==> inputs of try-yarrow <==
## alu16
module alu16(clk, rst, a, b, ctrl, res, R15);
	input clk, rst;
	input [15:0] a, b;
	input [3:0] ctrl;
	output reg [15:0] res;
	output reg [15:0] R15;
	wire [15:0] alu_res, alu_R15;
	wire res_we, R15_we;
	ALU u_alu(.a(a), .b(b), .ctrl(ctrl), .res(alu_res), .R15(alu_R15), .res_we(res_we), .R15_we(R15_we));
	always @(posedge clk, negedge rst) begin
		if (~rst) begin
			res <= 16'h0000;
			R15 <= 16'h0000;
		end
		else begin
			if (res_we)
				res <= alu_res;
			if (R15_we)
				R15 <= alu_R15;
		end
	end
endmodule
Settings: LEC_CHECK=0, CAP_MARGIN=20, CELL_PAD_IN_SITES_DETAIL_PLACEMENT=0, CELL_PAD_IN_SITES_GLOBAL_PLACEMENT=0, CORE_MARGIN=3, CORE_UTILIZATION=58, CTS_CLUSTER_DIAMETER=359, CTS_CLUSTER_SIZE=84, GPL_ROUTABILITY_DRIVEN=0, MAX_ROUTING_LAYER=met4, MIN_ROUTING_LAYER=met1, PLACE_DENSITY=0.76, SLEW_MARGIN=20, TNS_END_PERCENT=50; clock period 31.6 ns.
run.sh (not shown) runs the stock make flow with config.mk's settings and CLKGATE_MAP_FILE=.
==> try-maple (differences from try-yarrow) <==
- CELL_PAD_IN_SITES_GLOBAL_PLACEMENT: 0 -> 1
- CORE_MARGIN: 3 -> 2
- CORE_UTILIZATION: 58 -> 55
- CTS_CLUSTER_SIZE: 84 -> default
- SETUP_SLACK_MARGIN: default -> 3.44
==> flow/constraint.sdc (replaced) <==
create_clock -name core_clock -period 12.5 [get_ports {clk}]
set_input_delay 2.5000 -clock core_clock [delete_from_list [all_inputs] [get_ports {clk}]]
set_output_delay 2.5000 -clock core_clock [all_outputs]
set_load 0.01 [all_outputs]
==> try-willow (differences from try-yarrow) <==
- CELL_PAD_IN_SITES_DETAIL_PLACEMENT: 0 -> default
- CELL_PAD_IN_SITES_GLOBAL_PLACEMENT: 0 -> default
- CORE_MARGIN: 3 -> 2
- CORE_UTILIZATION: 58 -> 40
- CTS_CLUSTER_DIAMETER: 359 -> default
- CTS_CLUSTER_SIZE: 84 -> default
- GPL_ROUTABILITY_DRIVEN: 0 -> default
- MAX_ROUTING_LAYER: met4 -> default
- MIN_ROUTING_LAYER: met1 -> default
- PLACE_DENSITY: 0.76 -> default
- SETUP_SLACK_MARGIN: default -> 1.0
- TNS_END_PERCENT: 50 -> default
==> flow/constraint.sdc (replaced) <==
create_clock -name core_clock -period 40.0 [get_ports {clk}]
set_input_delay 8.0000 -clock core_clock [delete_from_list [all_inputs] [get_ports {clk}]]
set_output_delay 8.0000 -clock core_clock [all_outputs]
set_load 0.01 [all_outputs]
==> try-violet (differences from try-yarrow) <==
- ABC_AREA: default -> 1
- CELL_PAD_IN_SITES_GLOBAL_PLACEMENT: 0 -> 3
- CORE_ASPECT_RATIO: default -> 1.99
- CORE_UTILIZATION: 58 -> 35
- CTS_CLUSTER_SIZE: 84 -> 99
- GPL_TIMING_DRIVEN: default -> 0
- PLACE_DENSITY: 0.76 -> default
- PLACE_DENSITY_LB_ADDON: default -> 0.29
- SETUP_SLACK_MARGIN: default -> -2.0
- TNS_END_PERCENT: 50 -> 30
==> qor summary <==
Sequential power share: try-yarrow -; try-violet 3.3%; try-maple 1.9%; try-willow 2.4%
Cell count after synthesis: try-yarrow 2892; try-violet 3393; try-maple 2892; try-willow 2892
Post-route setup TNS: try-yarrow -; try-violet -19.91 ns; try-maple -562.05 ns; try-willow 0 ns
Final slew viol count: try-yarrow -; try-violet 0; try-maple 0; try-willow 0
Simple-gate portion of the synthesized area: try-yarrow 20.8%; try-violet 30.3%; try-maple 20.8%; try-willow 20.8%
Class of the tightest hold or removal check: try-yarrow -; try-violet flip-flop to flip-flop; try-maple flip-flop to flip-flop; try-willow flip-flop to flip-flop
Routed via count: try-yarrow -; try-violet 23146; try-maple 27093; try-willow 23064
Final core area utilization: try-yarrow -; try-violet 42.6%; try-maple 81.1%; try-willow 48.5%
Fraction of power consumed by the clock network: try-yarrow -; try-violet 2.4%; try-maple 1.6%; try-willow 1.7%
Finished layout cell area: try-yarrow -; try-violet 0.0270 sq mm; try-maple 0.0329 sq mm; try-willow 0.0268 sq mm
Logic area: try-yarrow -; try-violet 0.0202 sq mm; try-maple 0.0223 sq mm; try-willow 0.0212 sq mm
Number of gates given a new drive strength after cts: try-yarrow 316; try-violet 291; try-maple 270; try-willow 45
Total power: try-yarrow -; try-violet 2230 uW; try-maple 9570 uW; try-willow 2450 uW
Run status: try-yarrow stopped before the end; try-violet failed layout checks; try-maple failed layout checks; try-willow timing/DRC/antenna clean
Last stage reached: try-yarrow global routing (5_1_grt); try-violet -; try-maple -; try-willow -
Layout check failures: try-yarrow -; try-violet negative setup slack; try-maple negative setup slack; try-willow -
Total setup violations reported at the end of the flow: try-yarrow -; try-violet 30; try-maple 32; try-willow 0
Slew at the pin closest to its max-slew limit: try-yarrow -; try-violet 0.991 ns; try-maple 0.878 ns; try-willow 0.991 ns
Critical path endpoint category: try-yarrow -; try-violet flip-flop; try-maple flip-flop; try-willow flip-flop
Biggest fanout along the worst timing path: try-yarrow -; try-violet 13; try-maple 7; try-willow 24
Register share of the cell area: try-yarrow -; try-violet 2.96%; try-maple 2.44%; try-willow 2.98%
Largest stage delay on the critical path: try-yarrow -; try-violet 0.44 ns; try-maple 0.52 ns; try-willow 0.54 ns
Clock insertion delay at the later pin of the skew report: try-yarrow -; try-violet 0.32 ns; try-maple 0.30 ns; try-willow 0.30 ns
Number of nets in the final layout: try-yarrow -; try-violet 4130; try-maple 4285; try-willow 3612
Max-area cell class: try-yarrow -; try-violet combinational gates; try-maple combinational gates; try-willow combinational gates
Hold Fails Final Rpt: try-yarrow -; try-violet 0; try-maple 0; try-willow 0

==> inputs of 01-16 <==
==> flow/design.v <==
module ALU (a,b,ctrl,res,R15,res_we,R15_we);
	input signed [15:0] a,b;
	input [3:0] ctrl;
	output reg signed [15:0] res;
	output reg signed [15:0] R15;
	output reg res_we, R15_we;
	always@(*)begin
		res = 16'sd0;
		R15 = 16'sd0;
		res_we = 1'b1;
		R15_we = 1'b0;
		case(ctrl)
			3'b000: begin
						res = a + b;
					end
			3'b001: begin
						res = a - b;
					end
			3'b010: begin
						{R15,res} = a * b;
						R15_we = 1'b1;
					end
			3'b011: begin
						R15_we = 1'b1;
						if (b == 16'sd0) begin
							res = -16'sd1;
							R15 = a;
						end
						else begin
							res = a / b;
							R15 = a % b;
						end
					end
			3'b100: begin
						res = a & b;
					end
			3'b101: begin
						res = a | b;
					end
			default: begin
						res_we = 1'b0;
					end
		endcase
	end
endmodule
module alu16(clk, rst, a, b, ctrl, res, R15);
	input clk, rst;
	input [15:0] a, b;
	input [3:0] ctrl;
	output reg [15:0] res;
	output reg [15:0] R15;
	wire [15:0] alu_res, alu_R15;
	wire res_we, R15_we;
	ALU u_alu(.a(a), .b(b), .ctrl(ctrl), .res(alu_res), .R15(alu_R15), .res_we(res_we), .R15_we(R15_we));
	always @(posedge clk, negedge rst) begin
		if (~rst) begin
			res <= 16'h0000;
			R15 <= 16'h0000;
		end
		else begin
			if (res_we)
				res <= alu_res;
			if (R15_we)
				R15 <= alu_R15;
		end
	end
endmodule
==> flow/run.sh <==
#!/bin/bash
# the make line also repeats each setting of config.mk as NAME=value (left out here)
make -C /OpenROAD-flow-scripts/flow DESIGN_CONFIG=/design/flow/config.mk WORK_HOME=/design/flow/orfs CLKGATE_MAP_FILE= finish
==> flow/config.mk <==
export PLATFORM = sky130hd
export DESIGN_NAME = alu16
export DESIGN_NICKNAME = alu16
export VERILOG_FILES = /design/flow/design.v
export SDC_FILE = /design/flow/constraint.sdc
export NUM_CORES = 4
export LEC_CHECK = 0
export CAP_MARGIN = 20
export CORE_MARGIN = 2
export CORE_UTILIZATION = 67
export CTS_CLUSTER_DIAMETER = 28
export MAX_ROUTING_LAYER = met4
export SETUP_SLACK_MARGIN = 5.0
export SLEW_MARGIN = 20
export TNS_END_PERCENT = 5
==> flow/constraint.sdc <==
create_clock -name core_clock -period 36.8 [get_ports {clk}]
set_input_delay 7.3600 -clock core_clock [delete_from_list [all_inputs] [get_ports {clk}]]
set_output_delay 7.3600 -clock core_clock [all_outputs]
set_load 0.01 [all_outputs]
==> 08-27: changes against 01-16 <==
==> flow/config.mk (replaced) <==
export PLATFORM = sky130hd
export DESIGN_NAME = alu16
export DESIGN_NICKNAME = alu16
export VERILOG_FILES = /design/flow/design.v
export SDC_FILE = /design/flow/constraint.sdc
export NUM_CORES = 4
export LEC_CHECK = 0
export CAP_MARGIN = 20
export CORE_MARGIN = 2
export CORE_UTILIZATION = 57
export GPL_TIMING_DRIVEN = 0
export SETUP_SLACK_MARGIN = 1.0
export SLEW_MARGIN = 20
==> flow/constraint.sdc (replaced) <==
create_clock -name core_clock -period 40.0 [get_ports {clk}]
set_input_delay 8.0000 -clock core_clock [delete_from_list [all_inputs] [get_ports {clk}]]
set_output_delay 8.0000 -clock core_clock [all_outputs]
set_load 0.01 [all_outputs]
==> notes <==
- 08-27 completed without violations. 01-16 finished but fails on setup timing.
- In 01-16 the critical path depth is lower than in 08-27, by 14.
- Sequential power: 01-16 is higher than 08-27 (11%).
- Between 08-27 and 01-16, the lower clock-buffer cell count is in 01-16 (gap 1).
- Synthesized area is the same in 01-16 and 08-27.
- Cell count is about the same in 01-16 and 08-27.
- In 08-27 the combinational power is smaller than in 01-16, by about 14%.
- Of 01-16 and 08-27, 01-16 has the higher routed wire length (gap about 10%, measured against 08-27).
- Against 08-27, the die area of 01-16 is smaller by about 15%.
- Between 01-16 and 08-27, the lower setup slack is in 01-16 (gap 2.0 ns).
==> figures <==
metric	08-27	01-16
Worst hold slack across all endpoints	0.486 ns	0.477 ns
Worst path arrival time	38.57 ns	37.38 ns
Final Non-Filler Cells	3,668	3,662
Worst voltage drop across the vdd grid	0.0000749 V	0.000114 V
Top fanout value on the critical path	10	11
Final design instance area without fill	0.0272 mm²	0.0284 mm²
Number of gates given a new drive strength after cts	232	306
Final-layout non-clock buffer area share	10.5%	12.0%
Global placement routability congestion	1.04	1.15
Total die size	0.0410 mm²	0.0350 mm²
Count of port buffers added during placement	63	69
Origin of the worst min-delay path	R15[6]	R15[4]
Count of multi-input combinational gates	2,385	2,387
Status	complete, no violations	finished with violations
Layout check failures	-	setup timing
Count of warning messages emitted by the tools	34	37
Actual transition at the worst max-transition pin	1.34 ns	1.11 ns
Count of non-CTS inverters in the layout	349	350
Met3 routed WL	8270 µm	14,900 µm
Internal Dissipation	1090 µW	1230 µW
Share of total power in the clock network	2.0%	1.5%
No activity file was given, so power comes from the tool's default toggle rates.
